== job 9241 ==
==> flow/design.v <==
module FAdd(
    input rst,
    input clk,
    input  [31:0]               a,
    input  [31:0]               b,
    output reg [31:0]           c,
    output reg [2:0]           state
);
    parameter NAN = 32'b01111111100000000000000000000001;  
    parameter ZERO = 32'b0;  
    wire a_s = a[31];
    wire b_s = b[31];
    wire [7:0] a_e = a[30:23];
    wire [7:0] b_e = b[30:23];
    wire [22:0] a_m = a[22:0];
    wire [22:0] b_m = b[22:0];
    wire a_e_max = a_e == 8'b11111111;
    wire b_e_max = b_e == 8'b11111111;
    wire a_e_min = a_e == 8'b0;
    wire b_e_min = b_e == 8'b0;
    wire a_m_min = a_m == 23'b0;
    wire b_m_min = b_m == 23'b0;
    wire a_inf = a_e_max & a_m_min;
    wire b_inf = b_e_max & b_m_min;
    wire a_nan = a_e_max & ~a_m_min;
    wire b_nan = b_e_max & ~b_m_min;
    wire a_zero = a_e_min & a_m_min;
    wire b_zero = b_e_min & b_m_min;
    wire a_denorm = a_e_min & ~a_m_min;
    wire b_denorm = b_e_min & ~b_m_min;
    wire inverse = (a_s ^ b_s) & (a_e == b_e) & (a_m == b_m);
    wire special_case = a_nan | b_nan | a_inf | b_inf | a_zero | b_zero | inverse;
    wire [31:0] special_output = (a_nan | b_nan) ? NAN :
    a_inf ? ((b_inf & (a_s ^ b_s)) ? NAN : a) :
    b_inf ? b :
    a_zero ? ((b_zero & (a_s ^ b_s) ? ZERO : b)) :
    b_zero ? a :
    inverse ? ZERO : 32'hffffffff;
    reg a_sign;
    reg b_sign;
    reg [26:0] a_add;
    reg [26:0] b_add;
    reg [7:0] a_exp;
    reg [7:0] b_exp;
    parameter READ = 3'd0,
    ALIGN = 3'd1,
    ADD = 3'd2,
    NORM = 3'd3,
    DENORM = 3'd4,
    ROUND = 3'd5,
    PACK = 3'd6,
    OUTPUT = 3'd7;
    reg c_sign;
    reg[27:0] c_add;
    reg[7:0] c_exp;
always @(posedge clk) begin
if (!rst) begin
    state <= READ;
end
else begin
case (state)
READ: begin
    a_sign <= a_s;
    b_sign <= b_s;
    a_add <= {~a_denorm, a_m, 3'b0};
    b_add <= {~b_denorm, b_m, 3'b0};
    a_exp <= a_denorm ? 8'b1 : a_e;
    b_exp <= b_denorm ? 8'b1 : b_e;
    c <= special_output;
    state <= special_case ? OUTPUT : ALIGN;
end
ALIGN: begin
    if (a_exp > b_exp) begin
        b_exp <= b_exp + 1;
        b_add <= b_add >> 1;
        b_add[0] <= b_add[0] | b_add[1];  
    end else if (a_exp < b_exp) begin
        a_exp <= a_exp + 1;
        a_add <= a_add >> 1;
        a_add[0] <= a_add[0] | a_add[1];
    end else begin
        state <= ADD;
    end
end
ADD: begin
    c_exp <= a_exp;
    if (a_sign == b_sign) begin
        c_add <= a_add + b_add;
        c_sign <= a_sign;
    end else if (a_add > b_add) begin
        c_add <= a_add - b_add;
        c_sign <= a_sign;
    end else begin
        c_add <= b_add - a_add;
        c_sign <= b_sign;
    end
    state <= NORM;
end
NORM: begin
    if (c_add[27]) begin  
        c_exp <= c_exp + 1;
        c_add <= c_add >> 1;
        c_add[0] <= c_add[0] | c_add[1];
    end else if (~c_add[26] & c_exp != 8'b0) begin  
        c_exp <= c_exp - 1;
        c_add <= c_add << 1;
    end else begin
        state <= DENORM;
    end
end
DENORM: begin
    if (c_exp == 8'b0) begin  
        c_exp <= c_exp + 1;
        c_add <= c_add >> 1;
        c_add[0] <= c_add[0] | c_add[1];
    end
    state <= ROUND;
end
ROUND: begin
    if (c_add[2] & (c_add[1] | c_add[0] | c_add[3])) begin
        c_add <= c_add + 4'b1000;
    end
    state <= PACK;
end
PACK: begin
    c[31] <= c_sign;
    c[22:0] <= c_add[25:3];
    if (c_exp == 8'b11111111) begin  
        c[30:0] <= {8'b11111111, 23'b0};
    end else if (c_add[27]) begin  
        c[30:23] <= c_exp + 1;
    end else if (~c_add[26]) begin  
        c[30:23] <= c_exp - 1;
    end else begin
        c[30:23] <= c_exp;
    end
    state <= OUTPUT;
end
OUTPUT: begin
end
endcase
end
end
endmodule
export LEC_CHECK = 0
export ABC_AREA = 0
export CAP_MARGIN = 20
export CORE_MARGIN = 2
export CORE_UTILIZATION = 68
export CTS_CLUSTER_DIAMETER = 355
export CTS_CLUSTER_SIZE = 98
export PLACE_DENSITY = 0.42
export SLEW_MARGIN = 20
create_clock -name core_clock -period 3.35 [get_ports {clk}]
run.sh (not shown) runs the stock make flow with config.mk's settings and CLKGATE_MAP_FILE=.
Job 9241 finished all stages; however, its layout fails the closing checks, the failures being negative setup slack.
[inputs] job 5347 vs job 9241
# job 9241
export LEC_CHECK = 0
export ABC_AREA = 0
export CAP_MARGIN = 20
export CORE_MARGIN = 2
export CORE_UTILIZATION = 68
export CTS_CLUSTER_DIAMETER = 355
export CTS_CLUSTER_SIZE = 98
export PLACE_DENSITY = 0.42
export SLEW_MARGIN = 20
create_clock -name core_clock -period 3.35 [get_ports {clk}]
# job 5347
export LEC_CHECK = 0
export CAP_MARGIN = 20
export CORE_MARGIN = 2
export CORE_UTILIZATION = 40
export CTS_CLUSTER_DIAMETER = 400
export CTS_CLUSTER_SIZE = 98
export HOLD_SLACK_MARGIN = 0.28
export SLEW_MARGIN = 20
create_clock -name core_clock -period 10.0 [get_ports {clk}]
Of job 9241 and job 5347, just one finished clean: job 5347. Ran to the end and failed final checks on negative setup slack: job 9241. Changes observed in job 5347 relative to job 9241: total wire length after detailed routing has decreased; worst setup slack after layout has increased; count of endpoints failing setup in the final report has decreased; share of synthesized area occupied by flip-flops and latches has remained practically unchanged; placeable core area has increased. On amount of wire on met2 after detailed routing: job 5347 sits below job 9241. In the tables for job 9241 and job 5347, critical path depth reads higher with job 9241. [compare] base=job 9241 new=job 5347: total power went down about 70%; number of setup buffers added after CTS went down 6. Job 5347 vs job 9241, sequential logic power went down by 66%. Diff job 9241 -> job 5347 | end-of-flow core utilization | decrease of 44 points.
Relative to job 5347, the following input files were edited for job 9968:
# job 5347
export LEC_CHECK = 0
export CAP_MARGIN = 20
export CORE_MARGIN = 2
export CORE_UTILIZATION = 40
export CTS_CLUSTER_DIAMETER = 400
export CTS_CLUSTER_SIZE = 98
export HOLD_SLACK_MARGIN = 0.28
export SLEW_MARGIN = 20
create_clock -name core_clock -period 10.0 [get_ports {clk}]
# job 9968
export LEC_CHECK = 0
export ABC_AREA = 1
export CAP_MARGIN = 20
export CORE_MARGIN = 2
export CORE_UTILIZATION = 71
export SLEW_MARGIN = 20
create_clock -name core_clock -period 2.18 [get_ports {clk}]
--- outcome ---
- The log for job 9968 ends in 4_1_cts with error DPL-0038, so the run never completed.
- Synthesized area per cell, job 5347 and job 9968, lower one = job 9968.
- Summary of the comparison: area of the placeable core is lower in job 9968, relative to job 5347.
- Job 9968: sequential share of the synthesized area lower than job 5347
- Diff job 5347 -> job 9968: chip area in the Yosys report increased by 20% relative to the old numbers, pre-CTS setup slack decreased by 4920 ps relative to the old numbers, area of the die decreased by 11000 um^2 relative to the old numbers, gate count after technology mapping increased by 63% relative to the old numbers.
- Looking at die extent in x across job 5347 and job 9968, the one that comes out higher is job 5347.
- Of job 5347 and job 9968, job 9968 shows the higher synthesized area, with job 5347 below it.
Changes in job 8996 relative to job 9968:
# job 9968
export LEC_CHECK = 0
export ABC_AREA = 1
export CAP_MARGIN = 20
export CORE_MARGIN = 2
export CORE_UTILIZATION = 71
export SLEW_MARGIN = 20
create_clock -name core_clock -period 2.18 [get_ports {clk}]
# job 8996
export LEC_CHECK = 0
export CAP_MARGIN = 20
export CORE_MARGIN = 2
export CORE_UTILIZATION = 55
export SLEW_MARGIN = 20
create_clock -name core_clock -period 7.16 [get_ports {clk}]
--- outcome ---
When job 8996 is set beside job 9968, its sequential fraction of the synthesis area turns out to be 5.5 points larger. Diff job 9968..job 8996 | number of storage elements in the synthesis netlist | unchanged. Looking at share of synthesized cell area in full adder, half adder and majority cells, job 8996 sits 1.6 points higher than job 9968 does. Job 8996 closes out successfully: all stages finished, all timing, DRC and antenna checks passed.
Power and IR drop assume default switching activity.
